## run 1
==> flow/design.v (excerpt) <==
module thresholding(
    input wire clk, reset, enable,
    input wire signed [11 : 0] sig,
    output reg signed [11 : 0] y,
    output reg done,
    output reg [11 : 0] id
    );
Size in the first run: about 210 flip-flops, about 13000 sq um of cells after synthesis.
export LEC_CHECK = 0
export CAP_MARGIN = 25
export CELL_PAD_IN_SITES_DETAIL_PLACEMENT = 2
export CELL_PAD_IN_SITES_GLOBAL_PLACEMENT = 3
export CORE_ASPECT_RATIO = 1.5
export CORE_MARGIN = 2
export CORE_UTILIZATION = 58
export CTS_CLUSTER_DIAMETER = 192
export GPL_ROUTABILITY_DRIVEN = 0
export MAX_ROUTING_LAYER = met5
export MIN_ROUTING_LAYER = met1
export PLACE_DENSITY = 0.64
export SLEW_MARGIN = 40
create_clock -name core_clock -period 9.82 [get_ports {clk}]
run.sh (not shown) runs the stock make flow with config.mk's settings and CLKGATE_MAP_FILE=.
Run 1: aborted in global placement without I/O (3_1_place_gp_skip_io) (tool error)
> inputs changed (run 1 -> run 2)
# run 1
export LEC_CHECK = 0
export CAP_MARGIN = 25
export CELL_PAD_IN_SITES_DETAIL_PLACEMENT = 2
export CELL_PAD_IN_SITES_GLOBAL_PLACEMENT = 3
export CORE_ASPECT_RATIO = 1.5
export CORE_MARGIN = 2
export CORE_UTILIZATION = 58
export CTS_CLUSTER_DIAMETER = 192
export GPL_ROUTABILITY_DRIVEN = 0
export MAX_ROUTING_LAYER = met5
export MIN_ROUTING_LAYER = met1
export PLACE_DENSITY = 0.64
export SLEW_MARGIN = 40
create_clock -name core_clock -period 9.82 [get_ports {clk}]
# run 2
export LEC_CHECK = 0
export ABC_AREA = 1
export CAP_MARGIN = 35
export CORE_MARGIN = 2
export CORE_UTILIZATION = 72
export CTS_CLUSTER_SIZE = 60
export MAX_ROUTING_LAYER = met4
export MIN_ROUTING_LAYER = met1
export PLACE_DENSITY_LB_ADDON = 0.2
export SLEW_MARGIN = 35
create_clock -name core_clock -period 12.9 [get_ports {clk}]
### Flow results
Run 2 closes out successfully: all stages finished, all timing, DRC and antenna checks passed. Run 1 has a higher multiplexer area fraction after synthesis than run 2. Diff run 1 -> run 2: synthesized-area fraction occupied by and/or/nand/nor cells went up; synthesized area went down; synthesized cell count went up; number of placement rows went down.
What run 3 does differently from run 2 at the input level:
# run 2
export LEC_CHECK = 0
export ABC_AREA = 1
export CAP_MARGIN = 35
export CORE_MARGIN = 2
export CORE_UTILIZATION = 72
export CTS_CLUSTER_SIZE = 60
export MAX_ROUTING_LAYER = met4
export MIN_ROUTING_LAYER = met1
export PLACE_DENSITY_LB_ADDON = 0.2
export SLEW_MARGIN = 35
create_clock -name core_clock -period 12.9 [get_ports {clk}]
# run 3
export LEC_CHECK = 0
export ABC_AREA = 1
export CAP_MARGIN = 0
export CORE_MARGIN = 2
export CORE_UTILIZATION = 72
export CTS_CLUSTER_SIZE = 60
export HOLD_SLACK_MARGIN = 0.07
export MAX_ROUTING_LAYER = met4
export MIN_ROUTING_LAYER = met1
export PLACE_DENSITY_LB_ADDON = 0.2
export SLEW_MARGIN = 35
create_clock -name core_clock -period 12.2 [get_ports {clk}]
==> comparison <==
Run 3 terminated abnormally: global routing (5_1_grt) reported DPL-0038.
Instance count after placement with tap cells included ended up 75 higher on run 3 than on run 2.
Area reported by Yosys stat: run 2 vs run 3 identical
Number of resized instances in the post-cts repair step (higher): run 3
Run 2 has a lower number of buffers inserted to repair setup after CTS than run 3.
As far as number of standard cells after synthesis goes, run 2 and run 3 are indistinguishable; the numbers are identical.
Looking at run 2 and run 3, the share of synthesized cell area in full adder, half adder and majority cells is a wash.
Comparing placed wire-length estimate after detailed placement for run 2 and run 3, the bigger number came from run 3.
Modified inputs, run 4 compared to run 3
# run 3
export LEC_CHECK = 0
export ABC_AREA = 1
export CAP_MARGIN = 0
export CORE_MARGIN = 2
export CORE_UTILIZATION = 72
export CTS_CLUSTER_SIZE = 60
export HOLD_SLACK_MARGIN = 0.07
export MAX_ROUTING_LAYER = met4
export MIN_ROUTING_LAYER = met1
export PLACE_DENSITY_LB_ADDON = 0.2
export SLEW_MARGIN = 35
create_clock -name core_clock -period 12.2 [get_ports {clk}]
# run 4
export LEC_CHECK = 0
export CAP_MARGIN = 20
export CORE_MARGIN = 2
export CORE_UTILIZATION = 70
export SETUP_SLACK_MARGIN = 1.52
export SLEW_MARGIN = 20
create_clock -name core_clock -period 13.5 [get_ports {clk}]
Notes after the runs:
Between run 3 and run 4, area of the synthesized netlist per yosys stat is lower for run 3, run 4 comes in above that. Die: run 4 bigger than run 3. Compared with run 3, run 4 shows a gate count of the mapped netlist that is 246 lower. Looking at cell area reported after detailed placement across run 3 and run 4, the one that comes out higher is run 4. Relative to run 3, the total CTS buffers measured on run 4 has decreased by a few percent. Run 4 vs. run 3: post-cts gate resize count went up by 113. global routing (5_1_grt): run 4 exited with error. Delta (run 4 minus run 3): area of the mapped netlist shows an increase of about 10%; number of rows created at floorplan shows an increase of 6.4%.
Input changes introduced in run 5 (baseline for comparison: run 4):
# run 4
export LEC_CHECK = 0
export CAP_MARGIN = 20
export CORE_MARGIN = 2
export CORE_UTILIZATION = 70
export SETUP_SLACK_MARGIN = 1.52
export SLEW_MARGIN = 20
create_clock -name core_clock -period 13.5 [get_ports {clk}]
# run 5
export LEC_CHECK = 0
export CAP_MARGIN = 20
export CORE_MARGIN = 2
export CORE_UTILIZATION = 40
export SLEW_MARGIN = 20
create_clock -name core_clock -period 14.0 [get_ports {clk}]
Results
Run 5 was carried through to the last stage, and its layout satisfied the timing, design-rule and antenna checks.
Looking at run 4 and run 5, the total standard cell area after synthesis is a wash.
Total die size (lower): run 4
Routability congestion estimate (run 4 / run 5): 1.07
Side by side, row count turned out higher in run 5 than in run 4.
Diff run 5..run 4 | post-synthesis xor/xnor area fraction | unchanged
Setup changes, run 5 to run 6
# run 5
export LEC_CHECK = 0
export CAP_MARGIN = 20
export CORE_MARGIN = 2
export CORE_UTILIZATION = 40
export SLEW_MARGIN = 20
create_clock -name core_clock -period 14.0 [get_ports {clk}]
# run 6
export LEC_CHECK = 0
export CAP_MARGIN = 35
export CORE_MARGIN = 2
export CORE_UTILIZATION = 62
export PLACE_DENSITY_LB_ADDON = 0.09
export SLEW_MARGIN = 20
create_clock -name core_clock -period 7.66 [get_ports {clk}]
==> results <==
In run 6 the implementation ran to completion but is not tape-out ready, as the final checks report setup timing.
Run 6 ends up with lower non-filler instance count after layout than run 5 does.
On hold slack, run 6 does better than run 5.
First-pass GRT wire length went up by more than 10% going from run 5 to run 6.
